==> build 50 <==
==> flow/design.v <==
module fifo#(parameter DEPTH = 16,
             parameter WIDTH = 16)(
  	input logic clk,
  	input logic rst,
  	input logic push_i,
    input logic [WIDTH-1:0] push_data_i,
  	input logic pop_i,
    output logic [WIDTH-1:0] pop_data_i,
    output logic fifo_full,
    output logic fifo_empty);
  localparam addr_bits = $clog2(DEPTH);
  localparam PUSH_ONLY = 2'b10;
  localparam POP_ONLY = 2'b01;
  localparam PUSH_AND_POP = 2'b11;
  logic [DEPTH-1:0][WIDTH-1:0] mem_queue;
  logic [addr_bits:0] rd_ptr, wr_ptr, nxt_rd_ptr, nxt_wr_ptr;
  logic [addr_bits:0] max_index_ptr, min_index_ptr;
  assign max_index_ptr = {1'b1,{addr_bits{1'b0}}};
  assign min_index_ptr = {addr_bits+1{1'b0}};
  assign fifo_full = (rd_ptr[addr_bits] != wr_ptr[addr_bits] ) && (rd_ptr[addr_bits-1:0] == wr_ptr[addr_bits-1:0] );
  assign fifo_empty = (rd_ptr == wr_ptr);
  assign nxt_rd_ptr = rd_ptr + {{addr_bits{1'b0}},1'b1};
  assign nxt_wr_ptr = wr_ptr + {{addr_bits{1'b0}},1'b1};
  always@(posedge clk) begin
    if (rst) begin
      rd_ptr <= {addr_bits+1{1'b0}};
      wr_ptr <= {addr_bits+1{1'b0}};
    end
    else begin
      case({push_i,pop_i})
        PUSH_ONLY: begin
          mem_queue[wr_ptr[addr_bits-1:0]] <= push_data_i;          
		  wr_ptr <= nxt_wr_ptr;
        end
        POP_ONLY: begin 
          pop_data_i <= mem_queue[rd_ptr[addr_bits-1:0]];
          rd_ptr <= nxt_rd_ptr;
        end
        PUSH_AND_POP: begin
          mem_queue[wr_ptr[addr_bits-1:0]] <= push_data_i;
          pop_data_i <= mem_queue[rd_ptr[addr_bits-1:0]];
          wr_ptr <= nxt_wr_ptr;
          rd_ptr <= nxt_rd_ptr;
        end
      endcase
    end
  end
endmodule
==> flow/run.sh <==
#!/bin/bash
# the make line also repeats each setting of config.mk as NAME=value (left out here)
make -C /OpenROAD-flow-scripts/flow DESIGN_CONFIG=/design/flow/config.mk WORK_HOME=/design/flow/orfs CLKGATE_MAP_FILE= finish
==> flow/config.mk <==
export PLATFORM = sky130hd
export DESIGN_NAME = fifo
export DESIGN_NICKNAME = fifo
export VERILOG_FILES = /design/flow/design.v
export SDC_FILE = /design/flow/constraint.sdc
export NUM_CORES = 4
export LEC_CHECK = 0
export CAP_MARGIN = 15
export CELL_PAD_IN_SITES_DETAIL_PLACEMENT = 1
export CELL_PAD_IN_SITES_GLOBAL_PLACEMENT = 3
export CORE_ASPECT_RATIO = 0.52
export CORE_MARGIN = 2
export CORE_UTILIZATION = 40
export CTS_CLUSTER_DIAMETER = 361
export GPL_ROUTABILITY_DRIVEN = 0
export GPL_TIMING_DRIVEN = 0
export PLACE_DENSITY_LB_ADDON = 0.07
export SETUP_SLACK_MARGIN = 0.88
export SLEW_MARGIN = 40
==> flow/constraint.sdc <==
create_clock -name core_clock -period 4.96 [get_ports {clk}]
set_input_delay 0.9920 -clock core_clock [delete_from_list [all_inputs] [get_ports {clk}]]
set_output_delay 0.9920 -clock core_clock [all_outputs]
set_load 0.01 [all_outputs]
==> trial 38: changes against build 50 <==
CAP_MARGIN = 20   (was 15)
CELL_PAD_IN_SITES_DETAIL_PLACEMENT = 2   (was 1)
CORE_ASPECT_RATIO = not set   (was 0.52)
CTS_CLUSTER_DIAMETER = not set   (was 361)
CTS_CLUSTER_SIZE = 14   (was not set)
GPL_ROUTABILITY_DRIVEN = not set   (was 0)
GPL_TIMING_DRIVEN = not set   (was 0)
HOLD_SLACK_MARGIN = 0.2   (was not set)
MIN_ROUTING_LAYER = met2   (was not set)
PLACE_DENSITY_LB_ADDON = not set   (was 0.07)
SETUP_SLACK_MARGIN = not set   (was 0.88)
SLEW_MARGIN = 25   (was 40)
TNS_END_PERCENT = 30   (was not set)
==> flow/constraint.sdc (replaced) <==
create_clock -name core_clock -period 5.0 [get_ports {clk}]
set_input_delay 1.0000 -clock core_clock [delete_from_list [all_inputs] [get_ports {clk}]]
set_output_delay 1.0000 -clock core_clock [all_outputs]
set_load 0.01 [all_outputs]
==> trial 25: changes against build 50 <==
CAP_MARGIN = 20   (was 15)
CELL_PAD_IN_SITES_DETAIL_PLACEMENT = not set   (was 1)
CELL_PAD_IN_SITES_GLOBAL_PLACEMENT = 0   (was 3)
CORE_ASPECT_RATIO = not set   (was 0.52)
CORE_UTILIZATION = 72   (was 40)
CTS_CLUSTER_DIAMETER = not set   (was 361)
CTS_CLUSTER_SIZE = 33   (was not set)
GPL_TIMING_DRIVEN = 1   (was 0)
HOLD_SLACK_MARGIN = 0.16   (was not set)
MIN_ROUTING_LAYER = met1   (was not set)
PLACE_DENSITY = 0.39   (was not set)
PLACE_DENSITY_LB_ADDON = not set   (was 0.07)
SETUP_SLACK_MARGIN = 0.57   (was 0.88)
SLEW_MARGIN = 20   (was 40)
==> flow/constraint.sdc (replaced) <==
create_clock -name core_clock -period 1.98 [get_ports {clk}]
set_input_delay 0.3960 -clock core_clock [delete_from_list [all_inputs] [get_ports {clk}]]
set_output_delay 0.3960 -clock core_clock [all_outputs]
set_load 0.01 [all_outputs]
==> run_results.csv <==
group,metric,value,unit
outcome,status,"failed layout checks",
outcome,so_faults,"setup timing",
die,die_x,144,um
finish,seqCellArea,8390,sq um
setup_path,slowest_stage,"dfxtp_4",
setup_path,crit_buf_inv,4,
timing,setup_viol,265,
timing,max_freq,423,MHz
finish,fin_util,93.0,%
die,fp.dieH,144,um
power_and_ir_drop,p_comb_share,14.4,%
routing,wl_met3,5230,um
global_routing,grt_pass1_vias,8938,
clock_network,htreeDepth,1,
timing,setup_ws,-0.386,ns
setup_path,r2r_setup_slack,-0.39,ns
That was trial 25.
==> run_results.csv <==
group,metric,value,unit
clock_network,cts_buffer_depth,3,
setup_path,slowest_stage,"clkdlybuf4s50_1",
clock_network,htreeDepth,1,
clock_network,ctsResizeCount,1,
finish,fin_util,46.8,%
routing,drt-pass1-iter-count,7,
power_and_ir_drop,p_comb_share,11.5,%
timing,setup_viol,0,
setup_path,cp_cell_sequence,"clkbuf_1 > buf_4 > buf_2 > xnor2_1 > nand4_1 > nor2b_1 > clkdlybuf4s50_1",
timing,setup_ws,1.11,ns
setup_path,r2r_setup_slack,1.98,ns
setup_path,crit_buf_inv,4,
die,die_x,264,um
outcome,status,"complete, no violations",
global_routing,grt_pass1_vias,8022,
finish,seqCellArea,8370,sq um
routing,ant_nets,0,
That was build 50.
==> run_results.csv <==
group,metric,value,unit
die,die_x,191,um
timing,setup_viol,0,
timing,max_freq,290,MHz
finish,fin_util,45.8,%
setup_path,slowest_stage,"dfxtp_4",
global_routing,grt_pass1_vias,12000,
routing,wl_met3,14700,um
clock_network,htreeDepth,2,
setup_path,r2r_setup_slack,1.56,ns
outcome,status,"complete, no violations",
timing,setup_ws,1.55,ns
That was trial 38.
